exp/pepper:
## asx_soupbintcp_itch
module asx_soupbintcp_itch (
    input  wire        clk,
    input  wire        rst,
    input  wire        ip_payload_valid,
    input  wire [7:0]  ip_payload_data,
    input  wire        ip_payload_start,
    input  wire        ip_payload_end,
    output wire [15:0] tcp_src_port,
    output wire [15:0] tcp_dst_port,
    output wire [31:0] tcp_seq_num,
    output wire [31:0] tcp_ack_num,
    output wire [3:0] tcp_data_offset,
    output wire [7:0] tcp_flags,
    output wire [15:0] tcp_window,
    output wire tcp_flag_syn,
    output wire tcp_flag_ack,
    output wire tcp_flag_fin,
    output wire tcp_flag_rst,
    output wire tcp_flag_psh,
    output wire tcp_header_valid,
    output wire tcp_parse_error,
    output wire session_active,
    output wire [63:0] session_sequence,
    output wire [7:0] pkt_type,
    output wire pkt_type_valid,
    output wire pkt_heartbeat,
    output wire pkt_login_accepted,
    output wire pkt_login_rejected,
    output wire pkt_end_session,
    output wire [31:0] seq_data_count,
    output wire [31:0] heartbeat_count,
    output wire parse_error,
    output wire msg_valid,
    output wire [7:0] msg_type,
    output wire msg_error,
    output wire [31:0] timestamp,
    output wire [63:0] order_id,
    output wire [31:0] orderbook_id,
    output wire side,
    output wire add_order_valid,
    output wire add_order_start,
    output wire [63:0] quantity,
    output wire [31:0] price,
    output wire [15:0] order_attributes,
    output wire order_executed_valid,
    output wire [63:0] exec_quantity,
    output wire order_cancel_valid,
    output wire order_delete_valid,
    output wire order_replace_valid,
    output wire directory_valid,
    output wire system_event_valid,
    output wire [7:0] event_code,
    output wire [31:0] total_messages,
    output wire [31:0] parse_errors
);
    wire       tcp_payload_valid;
    wire [7:0] tcp_payload_data;
    wire       tcp_payload_start;
    wire       tcp_payload_end;
  ...
Settings: LEC_CHECK=0, ABC_AREA=1, CAP_MARGIN=20, CORE_ASPECT_RATIO=1.33, CORE_MARGIN=2, CORE_UTILIZATION=72, CTS_CLUSTER_DIAMETER=396, CTS_CLUSTER_SIZE=99, SLEW_MARGIN=20; clock period 2.56 ns.
run.sh (not shown) runs the stock make flow with config.mk's settings and CLKGATE_MAP_FILE=.
Flow for exp/pepper halted at global routing (5_1_grt), error code GRT-0232.
For exp/onyx, these inputs were changed with respect to exp/pepper:
Settings: putting PLACE_DENSITY at 0.36 where nothing was set; swapping 396 for 397 in CTS_CLUSTER_DIAMETER; clearing CTS_CLUSTER_SIZE, which used to be 99; clearing CORE_ASPECT_RATIO, which used to be 1.33; swapping 2.56 for 1.25 in the clock period (ns, I/O delays scaled along).
--- outcome ---
- exp/onyx did not finish: a tool error stopped it during detailed placement (3_5_place_dp).
- Going from exp/pepper to exp/onyx, cell row count has decreased, core area has remained practically unchanged, synthesized cell count has remained practically unchanged, placer congestion estimate has decreased, area of the die has remained practically unchanged.
- Number of enable-type register cells in the synthesized netlist came out exactly the same in exp/pepper and exp/onyx.


Starting RTL as in the previous note.
Settings: LEC_CHECK=0, ABC_AREA=1, CAP_MARGIN=0, CORE_ASPECT_RATIO=1.33, CORE_MARGIN=2, CORE_UTILIZATION=72, CTS_CLUSTER_DIAMETER=396, CTS_CLUSTER_SIZE=99, HOLD_SLACK_MARGIN=0.3, PLACE_DENSITY=0.4, SETUP_SLACK_MARGIN=-0.26, SLEW_MARGIN=0, TNS_END_PERCENT=5; clock period 2.56 ns.
The first run failed in global routing with ODB-0269.
Rerun with:
- ABC_AREA: 1 -> unset
- CAP_MARGIN: 0 -> 20
- CORE_ASPECT_RATIO: 1.33 -> unset
- CORE_UTILIZATION: 72 -> 9
- CTS_CLUSTER_DIAMETER: 396 -> unset
- CTS_CLUSTER_SIZE: 99 -> unset
- HOLD_SLACK_MARGIN: 0.3 -> unset
- PLACE_DENSITY: 0.4 -> unset
- SETUP_SLACK_MARGIN: -0.26 -> unset
- SLEW_MARGIN: 0 -> 20
- TNS_END_PERCENT: 5 -> unset
- clock period: 2.56 -> 7.24 ns (I/O delays scaled with it)
Now the flow completed with no timing, DRC or antenna violations. Area after synthesis shrinks by 7.1%. Die area is higher to 7.3 times its value. Synthesized cell count drops by 23%.


asx_soupbintcp_itch again, from the RTL that the note above started with.
==> flow/design.v (excerpt) <==
module asx_soupbintcp_itch (
    input  wire        clk,
    input  wire        rst,
    input  wire        ip_payload_valid,
    input  wire [7:0]  ip_payload_data,
    input  wire        ip_payload_start,
    input  wire        ip_payload_end,
    output wire [15:0] tcp_src_port,
    output wire [15:0] tcp_dst_port,
    output wire [31:0] tcp_seq_num,
    output wire [31:0] tcp_ack_num,
    output wire [3:0] tcp_data_offset,
    output wire [7:0] tcp_flags,
    output wire [15:0] tcp_window,
    output wire tcp_flag_syn,
    output wire tcp_flag_ack,
    output wire tcp_flag_fin,
    output wire tcp_flag_rst,
    output wire tcp_flag_psh,
    output wire tcp_header_valid,
    output wire tcp_parse_error,
    output wire session_active,
    output wire [63:0] session_sequence,
    output wire [7:0] pkt_type,
    output wire pkt_type_valid,
    output wire pkt_heartbeat,
    output wire pkt_login_accepted,
    output wire pkt_login_rejected,
    output wire pkt_end_session,
    output wire [31:0] seq_data_count,
    output wire [31:0] heartbeat_count,
    output wire parse_error,
    output wire msg_valid,
    output wire [7:0] msg_type,
    output wire msg_error,
    output wire [31:0] timestamp,
    output wire [63:0] order_id,
    output wire [31:0] orderbook_id,
    output wire side,
    output wire add_order_valid,
    output wire add_order_start,
    output wire [63:0] quantity,
    output wire [31:0] price,
    output wire [15:0] order_attributes,
    output wire order_executed_valid,
    output wire [63:0] exec_quantity,
    output wire order_cancel_valid,
    output wire order_delete_valid,
    output wire order_replace_valid,
    output wire directory_valid,
    output wire system_event_valid,
    output wire [7:0] event_code,
    output wire [31:0] total_messages,
    output wire [31:0] parse_errors
);
make LEC_CHECK=0 ABC_AREA=1 CAP_MARGIN=20 CELL_PAD_IN_SITES_GLOBAL_PLACEMENT=3 CORE_MARGIN=2 CORE_UTILIZATION=32 CTS_CLUSTER_DIAMETER=377 HOLD_SLACK_MARGIN=0.11 MAX_ROUTING_LAYER=met5 PLACE_DENSITY_LB_ADDON=0.16 SETUP_SLACK_MARGIN=0.43 SLEW_MARGIN=0 finish   # period 2.4 ns
The starting point finished but failed the layout checks on setup timing.
Change:
Settings changed: ABC_AREA 1 to default, CELL_PAD_IN_SITES_GLOBAL_PLACEMENT 3 to default, CORE_UTILIZATION 32 to 40, CTS_CLUSTER_DIAMETER 377 to default, HOLD_SLACK_MARGIN 0.11 to default, MAX_ROUTING_LAYER met5 to default, PLACE_DENSITY_LB_ADDON 0.16 to default, SETUP_SLACK_MARGIN 0.43 to default, SLEW_MARGIN 0 to 20.
Clock period 2.4 ns to 3.63 ns, I/O delays scaled along.
What happened: The new run completed with no timing, DRC or antenna violations; total power decreases by 37%; global-route usage increases by 2.4 points; clock-buffer cell count decreases by 14; design area decreases by 13%; die area decreases by 25%; first-iteration DRC count increases by 11%; via count decreases by 16%; critical path depth decreases by 14; synthesized area decreases by 7.1%; wire length decreases by 19%.
Change:
Settings changed: CORE_UTILIZATION 40 to 64, CTS_CLUSTER_SIZE from default to 36, SETUP_SLACK_MARGIN from default to 0.6.
Clock period 3.63 ns to 2.02 ns, I/O delays scaled along.
After rerunning: This time the run died in 4_1_cts; die size fell by well over a third; synthesized cell count is unchanged; synthesized area is unchanged.
Change:
Settings changed: CORE_UTILIZATION 64 to 57, CTS_CLUSTER_SIZE 36 to 29, SETUP_SLACK_MARGIN 0.6 to default.
The changed run finished but fails on setup timing.
Synthesized cell count does not change.
Area after synthesis is unchanged.
Die area went up by roughly a tenth.
Power is estimated from default activity; no workload was simulated.
